Design scr_search, start of the top module:
module scr_search(clk,rst,start,R_fixed,angle1,adder,error,X,Y,done
    );
For scale: ~1800 cells after synthesis, about 42 flip-flops, roughly 49 I/O pins.
==> flow/config.mk <==
export PLATFORM = sky130hd
export DESIGN_NAME = scr_search
export DESIGN_NICKNAME = scr_search
export VERILOG_FILES = /design/flow/design.v
export SDC_FILE = /design/flow/constraint.sdc
export NUM_CORES = 4
export LEC_CHECK = 0
export CAP_MARGIN = 20
export CELL_PAD_IN_SITES_DETAIL_PLACEMENT = 0
export CELL_PAD_IN_SITES_GLOBAL_PLACEMENT = 0
export CORE_ASPECT_RATIO = 1.68
export CORE_MARGIN = 2
export CORE_UTILIZATION = 30
export GPL_ROUTABILITY_DRIVEN = 1
export GPL_TIMING_DRIVEN = 0
export MAX_ROUTING_LAYER = met5
export PLACE_DENSITY_LB_ADDON = 0.18
export SETUP_SLACK_MARGIN = 1.79
export SLEW_MARGIN = 0
export TNS_END_PERCENT = 5
==> flow/constraint.sdc <==
create_clock -name core_clock -period 6.58 [get_ports {clk}]
set_input_delay 1.3160 -clock core_clock [delete_from_list [all_inputs] [get_ports {clk}]]
set_output_delay 1.3160 -clock core_clock [all_outputs]
set_load 0.01 [all_outputs]
run.sh (not shown) runs the stock make flow with config.mk's settings and CLKGATE_MAP_FILE=.
The baseline stopped in global routing.
Change:
==> flow/config.mk (replaced) <==
export PLATFORM = sky130hd
export DESIGN_NAME = scr_search
export DESIGN_NICKNAME = scr_search
export VERILOG_FILES = /design/flow/design.v
export SDC_FILE = /design/flow/constraint.sdc
export NUM_CORES = 4
export LEC_CHECK = 0
export CAP_MARGIN = 20
export CELL_PAD_IN_SITES_DETAIL_PLACEMENT = 0
export CELL_PAD_IN_SITES_GLOBAL_PLACEMENT = 1
export CORE_ASPECT_RATIO = 0.72
export CORE_MARGIN = 2
export CORE_UTILIZATION = 40
export GPL_ROUTABILITY_DRIVEN = 0
export MAX_ROUTING_LAYER = met5
export PLACE_DENSITY_LB_ADDON = 0.04
export SETUP_SLACK_MARGIN = 0.17
export SLEW_MARGIN = 0
What happened:
- The new run did not get past global routing, error GRT-0232
- area after synthesis is unchanged
- die size goes down by about 25%
- synthesized cell count does not change
Change:
==> flow/config.mk (replaced) <==
export PLATFORM = sky130hd
export DESIGN_NAME = scr_search
export DESIGN_NICKNAME = scr_search
export VERILOG_FILES = /design/flow/design.v
export SDC_FILE = /design/flow/constraint.sdc
export NUM_CORES = 4
export LEC_CHECK = 0
export CAP_MARGIN = 20
export CORE_MARGIN = 2
export CORE_UTILIZATION = 58
export SLEW_MARGIN = 20
==> flow/constraint.sdc (replaced) <==
create_clock -name core_clock -period 8.15 [get_ports {clk}]
set_input_delay 1.6300 -clock core_clock [delete_from_list [all_inputs] [get_ports {clk}]]
set_output_delay 1.6300 -clock core_clock [all_outputs]
set_load 0.01 [all_outputs]
Result:
- The new run never finished: it broke off in global routing on GRT-0116
- die area shrinks by 30%
- synthesized cell count is unchanged
- area after synthesis stays the same
Change:
--- a/flow/config.mk
+++ b/flow/config.mk
@@ -8,4 +8,5 @@
 export CAP_MARGIN = 20
 export CORE_MARGIN = 2
-export CORE_UTILIZATION = 58
+export CORE_UTILIZATION = 27
+export PLACE_DENSITY = 0.45
 export SLEW_MARGIN = 20
==> flow/constraint.sdc (replaced) <==
create_clock -name core_clock -period 11.3 [get_ports {clk}]
set_input_delay 2.2600 -clock core_clock [delete_from_list [all_inputs] [get_ports {clk}]]
set_output_delay 2.2600 -clock core_clock [all_outputs]
set_load 0.01 [all_outputs]
Outcome: This time the run went through all stages and came out clean; area after synthesis is unchanged; die size rises by 110%; synthesized cell count stays the same.
Change:
--- a/flow/config.mk
+++ b/flow/config.mk
@@ -8,5 +8,6 @@
 export CAP_MARGIN = 20
 export CORE_MARGIN = 2
-export CORE_UTILIZATION = 27
+export CORE_UTILIZATION = 25
 export PLACE_DENSITY = 0.45
+export SETUP_SLACK_MARGIN = 0.53
 export SLEW_MARGIN = 20
Effect: The new run produced a clean layout; wire length goes up slightly; synthesized area stays the same; power goes down slightly; design area goes up slightly; clock-buffer cell count stays the same.
Change:
--- a/flow/config.mk
+++ b/flow/config.mk
@@ -8,6 +8,6 @@
 export CAP_MARGIN = 20
 export CORE_MARGIN = 2
-export CORE_UTILIZATION = 25
+export CORE_UTILIZATION = 39
 export PLACE_DENSITY = 0.45
-export SETUP_SLACK_MARGIN = 0.53
 export SLEW_MARGIN = 20
+export TNS_END_PERCENT = 10
==> flow/constraint.sdc (replaced) <==
create_clock -name core_clock -period 7.49 [get_ports {clk}]
set_input_delay 1.4980 -clock core_clock [delete_from_list [all_inputs] [get_ports {clk}]]
set_output_delay 1.4980 -clock core_clock [all_outputs]
set_load 0.01 [all_outputs]
The changed run completed, yet does not pass: setup timing.
Maximum frequency rose by 20%.
Total power rises by 90%.
Setup slack gets worse by 2100 ps.
Core utilization rises by 32 points.
Cell area climbs by 33%.
Die area shrinks by 35%.
Via count increases by 18%.
Non-clock buffer count grows by 509.
Sequential share of layout area falls by 2.2 points.
Global-route usage rose by 16 points.

---

== alpha ==
scr_search again, from the RTL that the note above started with.
Settings: LEC_CHECK=0, CAP_MARGIN=20, CELL_PAD_IN_SITES_DETAIL_PLACEMENT=0, CELL_PAD_IN_SITES_GLOBAL_PLACEMENT=0, CORE_ASPECT_RATIO=0.72, CORE_MARGIN=2, CORE_UTILIZATION=72, CTS_CLUSTER_DIAMETER=43, CTS_CLUSTER_SIZE=37, GPL_ROUTABILITY_DRIVEN=1, GPL_TIMING_DRIVEN=0, HOLD_SLACK_MARGIN=0.28, MAX_ROUTING_LAYER=met4, PLACE_DENSITY_LB_ADDON=0.29, SETUP_SLACK_MARGIN=-0.69, SLEW_MARGIN=0; clock period 6.73 ns.
alpha: aborted in 5_1_grt (tool error)
## Diff of input files: beta against alpha
==> flow/config.mk <==
export PLATFORM = sky130hd
export DESIGN_NAME = scr_search
export DESIGN_NICKNAME = scr_search
export VERILOG_FILES = /design/flow/design.v
export SDC_FILE = /design/flow/constraint.sdc
export NUM_CORES = 4
export LEC_CHECK = 0
export ABC_AREA = 1
export CAP_MARGIN = 20
export CORE_MARGIN = 2
export CORE_UTILIZATION = 72
export PLACE_DENSITY = 0.45
export SLEW_MARGIN = 20
==> flow/constraint.sdc <==
create_clock -name core_clock -period 4.29 [get_ports {clk}]
set_input_delay 0.8580 -clock core_clock [delete_from_list [all_inputs] [get_ports {clk}]]
set_output_delay 0.8580 -clock core_clock [all_outputs]
set_load 0.01 [all_outputs]
## What came out
- As the logs show, alpha stopped at 5_1_grt after a tool error, so it never reached the end of the flow.
- beta terminated abnormally: 3_5_place_dp reported DPL-0038.
- Final weighted congestion in routability-driven placement: beta and alpha compared, higher one is alpha
- Relative to alpha, the netlist area before placement measured on beta has decreased by a few percent.
- alpha → beta: count of buffers inserted at the top-level ports climbed 3; area fraction in mux cells dropped 1.9 points; total die size dropped about 4%; number of core rows climbed 7; synthesized net count climbed 374.
- beta — post-synthesis chip area from yosys about 4% lower, alpha as reference
- beta — total cells reported by yosys after synthesis about 20% higher, alpha as reference
Here is what was changed in the inputs of gamma compared with beta.
-- flow/config.mk --
<<< beta, line 7
export LEC_CHECK = 0
export ABC_AREA = 1
export CAP_MARGIN = 20
export CORE_MARGIN = 2
export CORE_UTILIZATION = 72
export PLACE_DENSITY = 0.45
>>> gamma, line 7
export LEC_CHECK = 0
export CAP_MARGIN = 20
export CORE_MARGIN = 2
export CORE_UTILIZATION = 25
export PLACE_DENSITY = 0.45
==> flow/constraint.sdc <==
create_clock -name core_clock -period 12.0 [get_ports {clk}]
set_input_delay 2.4000 -clock core_clock [delete_from_list [all_inputs] [get_ports {clk}]]
set_output_delay 2.4000 -clock core_clock [all_outputs]
set_load 0.01 [all_outputs]
==> results <==
Taking beta as the reference, in gamma post-synthesis mux area share +1.9 points, synthesized cell count -17%.
What beta reported for width of the chip has to be multiplied by 1.7 to get the figure for gamma.
Going from beta to gamma, post-synth area from yosys stat climbed 4.0%, die area climbed about 200%.
Status | gamma and beta | clean except beta
3_5_place_dp: beta exited with error
[compare] base=beta new=gamma: sequential-to-total area share from yosys stat went down 0.41 points; vertical die dimension went up about 70%.
### gamma -> delta
-- flow/config.mk --
<<< gamma, line 9
export CORE_MARGIN = 2
export CORE_UTILIZATION = 25
export PLACE_DENSITY = 0.45
export SLEW_MARGIN = 20
>>> delta, line 9
export CORE_MARGIN = 2
export CORE_UTILIZATION = 50
export SETUP_SLACK_MARGIN = 3.05
export SLEW_MARGIN = 20
## What came out
- In summary, gamma completed successfully, with a layout that passed the timing, DRC and antenna checks.
- The flow ended early for delta: it failed with a tool error in 5_1_grt.
- gamma → delta: horizontal die size shows a reduction of 29%, worst setup timing slack at the placement stage shows a reduction of 170 ps, count of cells resized by post-cts repair shows an increase of 99.

---

Starting RTL as in the previous note.
// scr_search
module scr_search(clk,rst,start,R_fixed,angle1,adder,error,X,Y,done
    );
==> flow/config.mk <==
export PLATFORM = sky130hd
export DESIGN_NAME = scr_search
export DESIGN_NICKNAME = scr_search
export VERILOG_FILES = /design/flow/design.v
export SDC_FILE = /design/flow/constraint.sdc
export NUM_CORES = 4
export LEC_CHECK = 0
export CAP_MARGIN = 5
export CORE_ASPECT_RATIO = 0.62
export CORE_MARGIN = 2
export CORE_UTILIZATION = 25
export CTS_CLUSTER_DIAMETER = 91
export GPL_ROUTABILITY_DRIVEN = 0
export GPL_TIMING_DRIVEN = 0
export MIN_ROUTING_LAYER = met2
export PLACE_DENSITY = 0.45
export SLEW_MARGIN = 40
export TNS_END_PERCENT = 15
==> flow/constraint.sdc <==
create_clock -name core_clock -period 11.1 [get_ports {clk}]
set_input_delay 2.2200 -clock core_clock [delete_from_list [all_inputs] [get_ports {clk}]]
set_output_delay 2.2200 -clock core_clock [all_outputs]
set_load 0.01 [all_outputs]
The first run ended with an error in global routing with GRT-0116.
Edit:
==> flow/config.mk (replaced) <==
export PLATFORM = sky130hd
export DESIGN_NAME = scr_search
export DESIGN_NICKNAME = scr_search
export VERILOG_FILES = /design/flow/design.v
export SDC_FILE = /design/flow/constraint.sdc
export NUM_CORES = 4
export LEC_CHECK = 0
export CAP_MARGIN = 20
export CORE_MARGIN = 2
export CORE_UTILIZATION = 10
export PLACE_DENSITY = 0.45
export SLEW_MARGIN = 20
==> flow/constraint.sdc (replaced) <==
create_clock -name core_clock -period 15.7 [get_ports {clk}]
set_input_delay 3.1400 -clock core_clock [delete_from_list [all_inputs] [get_ports {clk}]]
set_output_delay 3.1400 -clock core_clock [all_outputs]
set_load 0.01 [all_outputs]
- The new run finished with timing, DRC and antenna clean
- die area climbs by 150%
- synthesized cell count is unchanged
- area after synthesis stays the same
Edit:
--- a/flow/config.mk
+++ b/flow/config.mk
@@ -7,5 +7,6 @@
 export LEC_CHECK = 0
+export ABC_AREA = 1
 export CAP_MARGIN = 20
 export CORE_MARGIN = 2
-export CORE_UTILIZATION = 10
+export CORE_UTILIZATION = 44
 export PLACE_DENSITY = 0.45
==> flow/constraint.sdc (replaced) <==
create_clock -name core_clock -period 8.24 [get_ports {clk}]
set_input_delay 1.6480 -clock core_clock [delete_from_list [all_inputs] [get_ports {clk}]]
set_output_delay 1.6480 -clock core_clock [all_outputs]
set_load 0.01 [all_outputs]
=> The changed run produced a clean layout; routed wire length drops by 10%; setup slack got worse by 3.7 ns; clock power is higher by 89%; cell area is lower by 12%; via count goes up by 6.6%.

---

Setup of v21:
scr_search again, from the RTL that the note above started with.
## scr_search
module scr_search(clk,rst,start,R_fixed,angle1,adder,error,X,Y,done
    );
Settings: LEC_CHECK=0, CAP_MARGIN=20, CORE_MARGIN=2, CORE_UTILIZATION=57, SETUP_SLACK_MARGIN=-0.58, SLEW_MARGIN=20; clock period 9.21 ns.
For v21, the flow was terminated by a tool error in global routing (5_1_grt) and produced no final design.
Edits applied to the flow inputs when going from v21 to v58:
- PLACE_DENSITY now 0.45, previously not set
- SETUP_SLACK_MARGIN no longer set, was -0.58
- CORE_UTILIZATION now 25, was 57
- the clock period (ns, I/O delays scaled along) now 11.3, was 9.21
--- outcome ---
- v58 reached the final stage; the timing, DRC and antenna checks on its layout passed.
- Against v21 as the reference, v58 delivers a higher total instance count after detailed placement.
- Comparing v21 against v58, there is no change at all in share of synthesized cell area in and, or, nand and nor gates.
- Between v21 and v58, the difference in post-synthesis sequential element count is negligible.
- v58: post-placement setup slack 1.00 ns above v21
- Core box area: lower on v21
- Die size delta for v58 relative to v21: 27000 sq um higher
> inputs changed (v58 -> v30)
- CORE_UTILIZATION changed from 25 to 58
- PLACE_DENSITY removed (was 0.45)
- the clock period (ns, I/O delays scaled along) changed from 11.3 to 8.11
==> results <==
Stage in which a tool error killed v30: global routing (5_1_grt). Comparing v30 and v58, the higher post-detailed-placement half-perimeter wirelength is on v58. Re share of flip-flops with an asynchronous set or reset after synthesis: no difference whatsoever between v30 and v58. v30 and v58 ended up with roughly the same xor and xnor area share after synthesis. Number of storage elements in the synthesis netlist came out exactly the same in v30 and v58. Number of cell rows for v30: 28 down relative to v58. v58 -> v30: die size decreased by more than half. The number of enable-type register cells in the synthesized netlist on v30 is in line with that on v58.
--- input diff v30..v7 ---
- CORE_UTILIZATION changed from 58 to 22
- PLACE_DENSITY newly set to 0.45
- the clock period (ns, I/O delays scaled along) changed from 8.11 to 12.1
[summary]
From v7 to v30, portion of the post-synthesis area used by sequential elements did not move at all. [v7 vs v30] width of the die: higher in v7. Relative to v30, v7 degrades total die size. Among v30 and v7, the run that stopped before the end is v30, and it is the only one. v30 → v7: post-synthesis sequential element count was more or less identical, core area went up by 34000 sq um. Looking at v30 and v7, the count of hold-fix buffers inserted at cts is a wash. Number of standard cells reported by yosys: v7 vs v30, no meaningful difference. Fraction of synthesis flops using an asynchronous set or reset pin came out exactly the same in v30 and v7. On minimum setup slack after placement: v7 sits above v30. v7 and v30 ended up with roughly the same area fraction in xor and xnor cells. Going from v30 to v7, the number of buffers added for setup after CTS was found to have gone down by 47.

---

Starting RTL as in the previous note.
==> flow/config.mk <==
export PLATFORM = sky130hd
export DESIGN_NAME = scr_search
export DESIGN_NICKNAME = scr_search
export VERILOG_FILES = /design/flow/design.v
export SDC_FILE = /design/flow/constraint.sdc
export NUM_CORES = 4
export LEC_CHECK = 0
export ABC_AREA = 1
export CAP_MARGIN = 5
export CORE_ASPECT_RATIO = 0.92
export CORE_MARGIN = 5
export CORE_UTILIZATION = 52
export CTS_CLUSTER_DIAMETER = 351
export GPL_ROUTABILITY_DRIVEN = 0
export GPL_TIMING_DRIVEN = 1
export MIN_ROUTING_LAYER = met2
export PLACE_DENSITY = 0.45
export SLEW_MARGIN = 40
export TNS_END_PERCENT = 15
==> flow/constraint.sdc <==
create_clock -name core_clock -period 11.1 [get_ports {clk}]
set_input_delay 2.2200 -clock core_clock [delete_from_list [all_inputs] [get_ports {clk}]]
set_output_delay 2.2200 -clock core_clock [all_outputs]
set_load 0.01 [all_outputs]
The first run failed in global routing (5_1_grt), error GRT-0116.
Edit:
==> flow/config.mk (replaced) <==
export PLATFORM = sky130hd
export DESIGN_NAME = scr_search
export DESIGN_NICKNAME = scr_search
export VERILOG_FILES = /design/flow/design.v
export SDC_FILE = /design/flow/constraint.sdc
export NUM_CORES = 4
export LEC_CHECK = 0
export ABC_AREA = 1
export CAP_MARGIN = 20
export CORE_MARGIN = 2
export CORE_UTILIZATION = 64
export PLACE_DENSITY = 0.45
export SLEW_MARGIN = 20
==> flow/constraint.sdc (replaced) <==
create_clock -name core_clock -period 2.63 [get_ports {clk}]
set_input_delay 0.5260 -clock core_clock [delete_from_list [all_inputs] [get_ports {clk}]]
set_output_delay 0.5260 -clock core_clock [all_outputs]
set_load 0.01 [all_outputs]
Outcome: Now the flow ended with an error in detailed placement (3_5_place_dp) (DPL-0038). Synthesized area stays the same. Die size shrinks by a quarter to a third. Synthesized cell count does not change.
Edit:
--- a/flow/config.mk
+++ b/flow/config.mk
@@ -7,6 +7,5 @@
 export LEC_CHECK = 0
-export ABC_AREA = 1
 export CAP_MARGIN = 20
 export CORE_MARGIN = 2
-export CORE_UTILIZATION = 64
+export CORE_UTILIZATION = 25
 export PLACE_DENSITY = 0.45
==> flow/constraint.sdc (replaced) <==
create_clock -name core_clock -period 15.6 [get_ports {clk}]
set_input_delay 3.1200 -clock core_clock [delete_from_list [all_inputs] [get_ports {clk}]]
set_output_delay 3.1200 -clock core_clock [all_outputs]
set_load 0.01 [all_outputs]
=>
- This time the run went through all stages and came out clean
- die size came out higher to 2.6 times its value
- synthesized area came out higher by 4.0%
- synthesized cell count came out lower by 17%
Edit:
--- a/flow/config.mk
+++ b/flow/config.mk
@@ -9,4 +9,5 @@
 export CORE_MARGIN = 2
-export CORE_UTILIZATION = 25
+export CORE_UTILIZATION = 48
 export PLACE_DENSITY = 0.45
+export SETUP_SLACK_MARGIN = -0.58
 export SLEW_MARGIN = 20
==> flow/constraint.sdc (replaced) <==
create_clock -name core_clock -period 6.35 [get_ports {clk}]
set_input_delay 1.2700 -clock core_clock [delete_from_list [all_inputs] [get_ports {clk}]]
set_output_delay 1.2700 -clock core_clock [all_outputs]
set_load 0.01 [all_outputs]
Effect: With this change the flow never finished: it broke off in global routing (5_1_grt) with GRT-0232; die size decreases by 47%; area after synthesis does not change; synthesized cell count stays the same.
Edit:
--- a/flow/config.mk
+++ b/flow/config.mk
@@ -9,5 +9,4 @@
 export CORE_MARGIN = 2
-export CORE_UTILIZATION = 48
+export CORE_UTILIZATION = 44
 export PLACE_DENSITY = 0.45
-export SETUP_SLACK_MARGIN = -0.58
 export SLEW_MARGIN = 20
==> flow/constraint.sdc (replaced) <==
create_clock -name core_clock -period 6.41 [get_ports {clk}]
set_input_delay 1.2820 -clock core_clock [delete_from_list [all_inputs] [get_ports {clk}]]
set_output_delay 1.2820 -clock core_clock [all_outputs]
set_load 0.01 [all_outputs]
- The new run did not get past global routing (5_1_grt) on GRT-0232
- die size went up by a little under a tenth
- synthesized area is unchanged
- synthesized cell count does not change
No activity file was given, so power comes from the tool's default toggle rates.
